exp/sierra:
// cam_pixel_labeler
module cam_pixel_labeler (
    input  logic        clk,
    input  logic        reset,
    input  logic        href,
    input  logic        vsync,
    input  logic [ 7:0] ov7670_data,
    output logic        we,
    output logic [16:0] wAddr,
    output logic [ 2:0] label_data,
    output logic        camera_dp_en,
    output logic        v_finish_camera,
    output logic [ 9:0] x_pixel_camera,
    output logic [ 9:0] y_pixel_camera
);
Size in the first run: ~27000 um^2 of cells after synthesis.
make LEC_CHECK=0 ABC_AREA=1 CAP_MARGIN=20 CORE_MARGIN=2 CORE_UTILIZATION=57 CTS_CLUSTER_DIAMETER=87 CTS_CLUSTER_SIZE=17 SLEW_MARGIN=20 finish   # period 86.2 ns
run.sh (not shown) runs the stock make flow with config.mk's settings and CLKGATE_MAP_FILE=.
For exp/maple, these inputs were changed with respect to exp/sierra:
- ABC_AREA removed (was 1)
- CTS_CLUSTER_DIAMETER removed (was 87)
- CORE_UTILIZATION changed from 57 to 66
- CTS_CLUSTER_SIZE removed (was 17)
- the clock period (ns, I/O delays scaled along) changed from 86.2 to 106.0
Although it ran to completion, exp/maple produced a layout that fails the final checks because of negative setup slack.
Diff exp/maple and exp/sierra: total of plain and repair buffers excluding clock buffers lower in exp/sierra
Between exp/maple and exp/sierra, post-synth net total is higher for exp/sierra, exp/maple comes in under that.
Edits applied to the flow inputs when going from exp/maple to exp/raven:
- a change of CORE_UTILIZATION from 66 to 40
- an added ABC_AREA of 1
- an added HOLD_SLACK_MARGIN of 0.01
- a change of the clock period (ns, I/O delays scaled along) from 106.0 to 150.0
[summary]
Note that the wire length recorded for exp/maple amounts to 1.19 times the value seen in exp/raven.
Setup slack: exp/raven more than exp/maple
Going from exp/maple to exp/raven, the number of placement rows was found to have gone up by 36%.
Summary: with exp/maple as the reference, buffer count excluding the clock tree in the final layout in exp/raven moved down by more than half.
exp/raven reached the end of the flow, and the finished layout is clean on the timing, DRC and antenna checks.
exp/raven against exp/maple; area of the mapped netlist is up by more than 10%.
Compared with exp/maple, exp/raven shows synthesized-area fraction occupied by adder cells lower by 2.0 points.
exp/raven vs. exp/maple: area added between synthesis and finish saw a decrease; worst relative slew slack moved up; number of cells in the yosys synthesis report now sits higher; final core area utilization fell 38 points.

rev 12:
cam_pixel_labeler again, from the RTL that the note above started with.
## cam_pixel_labeler
module cam_pixel_labeler (
    input  logic        clk,
    input  logic        reset,
    input  logic        href,
    input  logic        vsync,
    input  logic [ 7:0] ov7670_data,
    output logic        we,
    output logic [16:0] wAddr,
    output logic [ 2:0] label_data,
    output logic        camera_dp_en,
    output logic        v_finish_camera,
    output logic [ 9:0] x_pixel_camera,
    output logic [ 9:0] y_pixel_camera
);
clock: 102.0 ns
lec_check: 0
cap_margin: 30
core_margin: 2
core_utilization: 71
cts_cluster_diameter: 229
cts_cluster_size: 33
gpl_timing_driven: 1
max_routing_layer: met4
place_density: 0.66
setup_slack_margin: 5.0
slew_margin: 25
tns_end_percent: 95
For rev 12, the flow was terminated by a tool error in global routing and produced no final design.
Inputs modified between rev 12 and rev 13:
- CTS_CLUSTER_DIAMETER no longer set, was 229
- CORE_UTILIZATION now 65, was 71
- CTS_CLUSTER_SIZE no longer set, was 33
- MAX_ROUTING_LAYER no longer set, was met4
- PLACE_DENSITY no longer set, was 0.66
Findings:
- As the logs show, rev 12 stopped at global routing after a tool error, so it never reached the end of the flow.
- Rev 13 completed end to end; final checks failed (negative setup slack).
- Rev 13 vs. rev 12: number of gates resized after cts climbed about 3.8%, area after synthesis barely changed, synthesized flop and latch total barely changed.
- Starting utilization of the core area ends up higher on rev 12.

## run A
cam_pixel_labeler again, from the RTL that the note above started with.
clock: 150.0 ns
lec_check: 0
cap_margin: 20
core_aspect_ratio: 0.5
core_margin: 2
core_utilization: 66
slew_margin: 20
tns_end_percent: 20
Run A closes out successfully: all stages finished, all timing, DRC and antenna checks passed.
Changes in run B relative to run A:
-- flow/config.mk --
<<< run A, line 7
export LEC_CHECK = 0
export CAP_MARGIN = 20
export CORE_ASPECT_RATIO = 0.5
export CORE_MARGIN = 2
export CORE_UTILIZATION = 66
export SLEW_MARGIN = 20
export TNS_END_PERCENT = 20
>>> run B, line 7
export LEC_CHECK = 0
export ABC_AREA = 1
export CAP_MARGIN = 20
export CELL_PAD_IN_SITES_GLOBAL_PLACEMENT = 3
export CORE_MARGIN = 2
export CORE_UTILIZATION = 40
export GPL_ROUTABILITY_DRIVEN = 0
export HOLD_SLACK_MARGIN = 0.01
export SLEW_MARGIN = 20
## What came out
Looking across run B and run A, the single run that reached the end with no open violations was run A.
In the summary table, run B is marked failed, with error GPL-0301 raised in global placement without I/O (3_1_place_gp_skip_io).
Synthesized-area fraction occupied by adder cells, run B and run A: smaller value in run B
Run B: multiplexer area fraction after synthesis 4.9 points below run A
Run A fits on a die that is smaller than the die of run B.
Between run A and run B, the flow reports area of the synthesized netlist per yosys stat increasing by more than 10%.
Measured against run B, the number of nets at floorplan of run A comes out at 0.71 times the reference value.
Relative to run B, the following input files were edited for run C:
==> flow/config.mk <==
export PLATFORM = sky130hd
export DESIGN_NAME = cam_pixel_labeler
export DESIGN_NICKNAME = cam_pixel_labeler
export VERILOG_FILES = /design/flow/design.v
export SDC_FILE = /design/flow/constraint.sdc
export NUM_CORES = 4
export LEC_CHECK = 0
export CAP_MARGIN = 20
export CORE_MARGIN = 2
export CORE_UTILIZATION = 40
export SLEW_MARGIN = 20
==> flow/constraint.sdc <==
create_clock -name core_clock -period 131.0 [get_ports {clk}]
set_input_delay 26.2000 -clock core_clock [delete_from_list [all_inputs] [get_ports {clk}]]
set_output_delay 26.2000 -clock core_clock [all_outputs]
set_load 0.01 [all_outputs]
Results
Against run B, number of distinct standard cells referenced by the synthesized netlist in run C rose by more than 100%.
Run C finished all stages; the layout is clean.
Side by side, multiplexer share of the synthesized area turned out higher in run C than in run B.
The die used by run C is smaller than the one used by run B.
Higher mapped cell area was reported by run B, not run C.
The following lists how run D was set up differently from run C:
-- flow/config.mk --
<<< run C, line 8
export CAP_MARGIN = 20
export CORE_MARGIN = 2
export CORE_UTILIZATION = 40
export SLEW_MARGIN = 20
>>> run D, line 8
export CAP_MARGIN = 20
export CELL_PAD_IN_SITES_GLOBAL_PLACEMENT = 1
export CORE_MARGIN = 2
export CORE_UTILIZATION = 40
export CTS_CLUSTER_DIAMETER = 398
export SLEW_MARGIN = 20
==> flow/constraint.sdc <==
create_clock -name core_clock -period 150.0 [get_ports {clk}]
set_input_delay 30.0000 -clock core_clock [delete_from_list [all_inputs] [get_ports {clk}]]
set_output_delay 30.0000 -clock core_clock [all_outputs]
set_load 0.01 [all_outputs]
==> comparison <==
Between run C and run D, the critical path depth does not differ in any meaningful way.
Run D vs. run C: wire length picked up an extra 7.5%.

cam_pixel_labeler again, from the RTL that the note above started with.
Settings: LEC_CHECK=0, CAP_MARGIN=20, CORE_MARGIN=2, CORE_UTILIZATION=72, CTS_CLUSTER_DIAMETER=224, CTS_CLUSTER_SIZE=77, PLACE_DENSITY=0.36, SLEW_MARGIN=20; clock period 103.0 ns.
The baseline completed, yet does not pass: setup timing.
Next try:
Settings changed: ABC_AREA set to 1, CTS_CLUSTER_DIAMETER 224 to unset, CTS_CLUSTER_SIZE 77 to 98, PLACE_DENSITY 0.36 to 0.38, TNS_END_PERCENT set to 40.
Clock period 103.0 ns to 81.2 ns, I/O delays scaled along.
Result: The new run finished with setup timing left; final cell count came out higher by a quarter to a third; core utilization falls by 5.9 points; sequential share of layout area fell by 0.15 points; first-iteration DRC count fell by a quarter to a third; count of clock-buffer cells in the layout is higher by 1; worst hold slack got worse by 0.024 ns.

The RTL this note starts from:
==> flow/design.v <==
`timescale 1ns / 1ps
module OV7670_MemController (
    input  logic        clk,
    input  logic        reset,
    input  logic        href,
    input  logic        vsync,
    input  logic [ 7:0] ov7670_data,
    output logic        we,
    output logic [16:0] wAddr,
    output logic [15:0] wData,
    output logic        camera_dp_en,
    output logic        v_finish_camera,
    output logic [ 9:0] x_pixel_camera,
    output logic [ 9:0] y_pixel_camera
);
    logic [15:0] pixel_data;
    logic [ 9:0] h_counter;   
    logic [ 9:0] v_counter;   
    assign wAddr = v_counter * 320 + h_counter[9:1];
    assign wData = pixel_data;
    assign x_pixel_camera = h_counter / 2;
    assign y_pixel_camera = v_counter;
    assign camera_dp_en = ((x_pixel_camera < 320) && (y_pixel_camera < 240));
    always_ff @(posedge clk, posedge reset) begin
        if (reset) begin
            h_counter  <= 0;
            pixel_data <= 0;
            we         <= 1'b0;
        end else begin
            if (href) begin
                h_counter <= h_counter + 1;
                if (h_counter[0] == 0) begin
                    pixel_data[15:8] <= ov7670_data;
                    we               <= 1'b0;
                end else begin
                    pixel_data[7:0] <= ov7670_data;
                    we              <= 1'b1;
                end
            end else begin
                h_counter <= 0;
                we        <= 1'b0;
            end
        end
    end
    always_ff @(posedge clk, posedge reset) begin
        if (reset) begin
            v_counter <= 0;
        end else begin
            if (vsync) begin
                v_counter <= 0;
            end else begin
                if (h_counter == (320 * 2 - 1)) begin
                    v_counter <= v_counter + 1;
                end
            end
        end
    end
    logic v_sync_flag;
    always_ff @(posedge clk or posedge reset) begin
        if (reset) begin
            v_sync_flag <= 0;
            v_finish_camera <= 0;
        end else if (vsync) begin
            if (!v_sync_flag) begin
                v_sync_flag <= 1;
                v_finish_camera <= 1;
            end else begin
                v_finish_camera <= 0;
            end
        end else begin
            v_sync_flag <= 0;
            v_finish_camera <= 0;
        end
    end
endmodule
module negedge_detect (
    input  logic clk,
    input  logic reset,
    input  logic x,
    output logic o_tick
);
    logic tmp_reg;
    always_ff @(posedge clk or posedge reset) begin
        if (reset) begin
            tmp_reg <= 0;
        end else begin
            tmp_reg <= x;
        end
    end
    assign o_tick = (~x) & tmp_reg;
endmodule
`timescale 1ns / 1ps
module rgb_to_hsv (
    input  logic [4:0] r_data,
    input  logic [5:0] g_data,
    input  logic [4:0] b_data,
    output logic [1:0] r_g_decision,     
    output logic [7:0] s_data,
    output logic [7:0] v_data
);
    localparam GREEN_R_MAX_THRESHOLD = 120;
    localparam GREEN_G_MIN_THRESHOLD = 180;
    localparam GREEN_B_MAX_THRESHOLD = 120;
    localparam RED_R_MIN_THRESHOLD = 190;
    localparam RED_G_MAX_THRESHOLD = 100;
    localparam RED_B_MAX_THRESHOLD = 100;
    logic [7:0] r_8b;
    logic [7:0] g_8b;
    logic [7:0] b_8b;
    logic [7:0] max_val;
    logic [7:0] min_val;
    assign r_8b = {r_data, r_data[4:2]};
    assign g_8b = {g_data, g_data[5:4]};
    assign b_8b = {b_data, b_data[4:2]};
    always_comb begin
        if ((g_8b >= GREEN_G_MIN_THRESHOLD) && (r_8b <= GREEN_R_MAX_THRESHOLD) && (b_8b <= GREEN_B_MAX_THRESHOLD)) begin
            r_g_decision = 1;
        end
        else if ((r_8b >= RED_R_MIN_THRESHOLD) && (g_8b <= RED_G_MAX_THRESHOLD) && (b_8b <= RED_B_MAX_THRESHOLD)) begin
            r_g_decision = 0;
        end else begin
            r_g_decision = 2;
        end
    end
    find_max_val U_MAX_VAL (
        .x1 (r_8b),
        .x2 (g_8b),
        .x3 (b_8b),
        .max(max_val)
    );
    find_min_val U_MIN_VAL (
        .x1 (r_8b),
        .x2 (g_8b),
        .x3 (b_8b),
        .min(min_val)
    );
    assign v_data = max_val;
    always_comb begin
        if (!max_val) begin
            s_data = 0;
        end else begin
            s_data = ((max_val - min_val) * 255) / max_val;
        end
    end
endmodule
module find_max_val (
    input  logic [7:0] x1,
    input  logic [7:0] x2,
    input  logic [7:0] x3,
    output logic [7:0] max
);
    logic [7:0] temp_max;
    assign temp_max = (x1 > x2) ? x1 : x2;
    assign max = (temp_max > x3) ? temp_max : x3;
endmodule
module find_min_val (
    input  logic [7:0] x1,
    input  logic [7:0] x2,
    input  logic [7:0] x3,
    output logic [7:0] min
);
    logic [7:0] temp_min;
    assign temp_min = (x1 < x2) ? x1 : x2;
    assign min = (temp_min < x3) ? temp_min : x3;
endmodule
`timescale 1ns / 1ps
module Label_Gen (
    input  logic [7:0] s_data,
    input  logic [7:0] v_data,
    input  logic [1:0] r_g_decision,
    output logic [2:0] label_data
);
    localparam ROAD = 0;
    localparam WALK_ROAD = 1;
    localparam BACKGROUND = 2;
    localparam CAR = 3;
    localparam HUMAN = 4;
    localparam ROAD_V_THRESHOLD = 38;
    localparam ROAD_S_THRESHOLD = 77;
    localparam WALK_V_THRESHOLD = 179;
    localparam WALK_S_THRESHOLD = 51;
    always_comb begin
        if (r_g_decision == 0) begin
            label_data = CAR;
        end 
        else if (r_g_decision == 1) begin
            label_data = HUMAN;
        end 
        else if ((v_data >= WALK_V_THRESHOLD) && (s_data <= WALK_S_THRESHOLD)) begin
            label_data = WALK_ROAD;
        end
        else if((v_data <= ROAD_V_THRESHOLD) && (s_data <= ROAD_S_THRESHOLD)) begin
            label_data = ROAD;
        end 
        else begin
            label_data = BACKGROUND;
        end
    end
endmodule
`timescale 1ns / 1ps
module cam_pixel_labeler (
    input  logic        clk,
    input  logic        reset,
    input  logic        href,
    input  logic        vsync,
    input  logic [ 7:0] ov7670_data,
    output logic        we,
    output logic [16:0] wAddr,
    output logic [ 2:0] label_data,
    output logic        camera_dp_en,
    output logic        v_finish_camera,
    output logic [ 9:0] x_pixel_camera,
    output logic [ 9:0] y_pixel_camera
);
    logic [15:0] ov7670_wData;
    logic [ 1:0] r_g_decision;
    logic [ 7:0] s_data;
    logic [ 7:0] v_data;
    OV7670_MemController U_OV7670_MemController (
        .clk            (clk),
        .reset          (reset),
        .href           (href),
        .vsync          (vsync),
        .ov7670_data    (ov7670_data),
        .we             (we),
        .wAddr          (wAddr),
        .wData          (ov7670_wData),
        .camera_dp_en   (camera_dp_en),
        .v_finish_camera(v_finish_camera),
        .x_pixel_camera (x_pixel_camera),
        .y_pixel_camera (y_pixel_camera)
    );
    rgb_to_hsv U_rgb_to_hsv (
        .r_data      (ov7670_wData[15:11]),
        .g_data      (ov7670_wData[10:5]),
        .b_data      (ov7670_wData[4:0]),
        .s_data      (s_data),
        .v_data      (v_data),
        .r_g_decision(r_g_decision)
    );
    Label_Gen U_Label_Gen (
        .r_g_decision(r_g_decision),
        .s_data      (s_data),
        .v_data      (v_data),
        .label_data  (label_data)
    );
endmodule
Settings: LEC_CHECK=0, CAP_MARGIN=20, CORE_ASPECT_RATIO=1.2, CORE_MARGIN=2, CORE_UTILIZATION=60, PLACE_DENSITY_LB_ADDON=0.0, SLEW_MARGIN=20; clock period 150.0 ns.
The baseline finished clean.
Then changed:
CORE_ASPECT_RATIO = unset   (was 1.2)
CORE_UTILIZATION = 46   (was 60)
PLACE_DENSITY_LB_ADDON = unset   (was 0.0)
clock period = 131.0 ns   (was 150.0 ns; I/O delays follow)
The new run finished with timing, DRC and antenna clean.
Global-route usage is lower by 6.5 points.
Non-clock buffer count is higher by 9.
Wire length came out higher by about 1.7%.
Then changed:
CORE_UTILIZATION = 66   (was 46)
MAX_ROUTING_LAYER = met4   (was unset)
clock period = 99.6 ns   (was 131.0 ns; I/O delays follow)
Effect: This time the run completed and failed the layout checks on negative setup slack; synthesized area stays the same; die area is lower by 30%; clock skew is higher by 0.0039 ns; setup slack loses 13 ns; final cell count is higher by 7.6%.

## build 70
Starts from the design.v that is shown in full above.
make LEC_CHECK=0 CAP_MARGIN=20 CORE_MARGIN=2 CORE_UTILIZATION=22 SLEW_MARGIN=0 TNS_END_PERCENT=10 finish   # period 150.0 ns
Here is what was changed in the inputs of build 90 compared with build 70.
- SLEW_MARGIN: 0 -> 20
- CORE_UTILIZATION: 22 -> 57
- TNS_END_PERCENT: 10 -> unset
- the clock period (ns, I/O delays scaled along): 150.0 -> 86.2
Results
- Tool error GRT-0232 stopped build 90 during 5_1_grt; no final results.
- Die span in x was lower in the run labelled build 90.
- Re synthesized-area fraction occupied by adder cells: no difference whatsoever between build 90 and build 70.
- Build 90 against build 70: cell resize tally after clock tree synthesis moved up, chip area from the yosys synthesis statistics level.
### build 90 -> build 85
- putting CTS_CLUSTER_DIAMETER at 92 where nothing was set
- swapping 57 for 60 in CORE_UTILIZATION
- putting ABC_AREA at 1 where nothing was set
## What came out
The flow ran to completion for all of build 90 and build 85 but build 90, which stopped partway. Build 90 → build 85: final HPWL from detailed placement decreased by 19% relative to the old numbers; instance area after placement saw a decrease; die area increased by about 5% relative to the old numbers; starting density of the core picked up an extra 3.0 points; post-synthesis simple-gate area fraction saw an increase. Of build 90 and build 85, the run reporting the lower chip area line of the yosys report was build 90. The lower die boundary height of build 90 and build 85 is in build 90. Taking build 90 as the reference point, the placeable core region of build 85 rises by 2300 µm². In build 85, the total number of placement rows came out 2.7% above the value in build 90. NOTE final weighted congestion of routability-driven global placement build 90->build 85 decreased by a few percent.
#### Input delta (build 20 over build 85)
- CTS_CLUSTER_SIZE: unset -> 99
- CTS_CLUSTER_DIAMETER: 92 -> 398
- CORE_UTILIZATION: 60 -> 57
## What came out
Re distinct cell type count after synthesis: no difference whatsoever between build 20 and build 85.
On number of cells traversed by the worst hold path, build 20 tracks build 85 almost exactly.
Taking build 20 as 1.0, build 85 lands at 0.950 on placeable core area.
~same post-layout instance area in build 20 and build 85
Wire length (build 20 vs. build 85) increases slightly
Lower post-route worst setup slack among build 20 and build 85: build 85
Diff build 20 and build 85: overall die area lower in build 85
diff inputs: build 20 => build 65
- swapping 57 for 50 in CORE_UTILIZATION
- clearing CTS_CLUSTER_SIZE, which used to be 99
- clearing CTS_CLUSTER_DIAMETER, which used to be 398
- clearing ABC_AREA, which used to be 1
- swapping 86.2 for 73.0 in the clock period (ns, I/O delays scaled along)
Notes after the runs:
Layout checks on build 65: not met. Flow itself completed; violations: setup timing.
Relative to build 20, non-clock buffer count increased by 630% in build 65.
Build 65 vs. build 20: global-route met2 utilization up 12 points, multi-input combinational gate total down 867, setup slack down 24870 ps.
Sequential cell count came out exactly the same in build 65 and build 20.
Routed length on met1 in build 65 is 11% above build 20.
Compared with build 20, first-iteration DRC count in build 65 decreased by a few percent.
Against build 20, build 65 comes in 2.7% higher on die size.
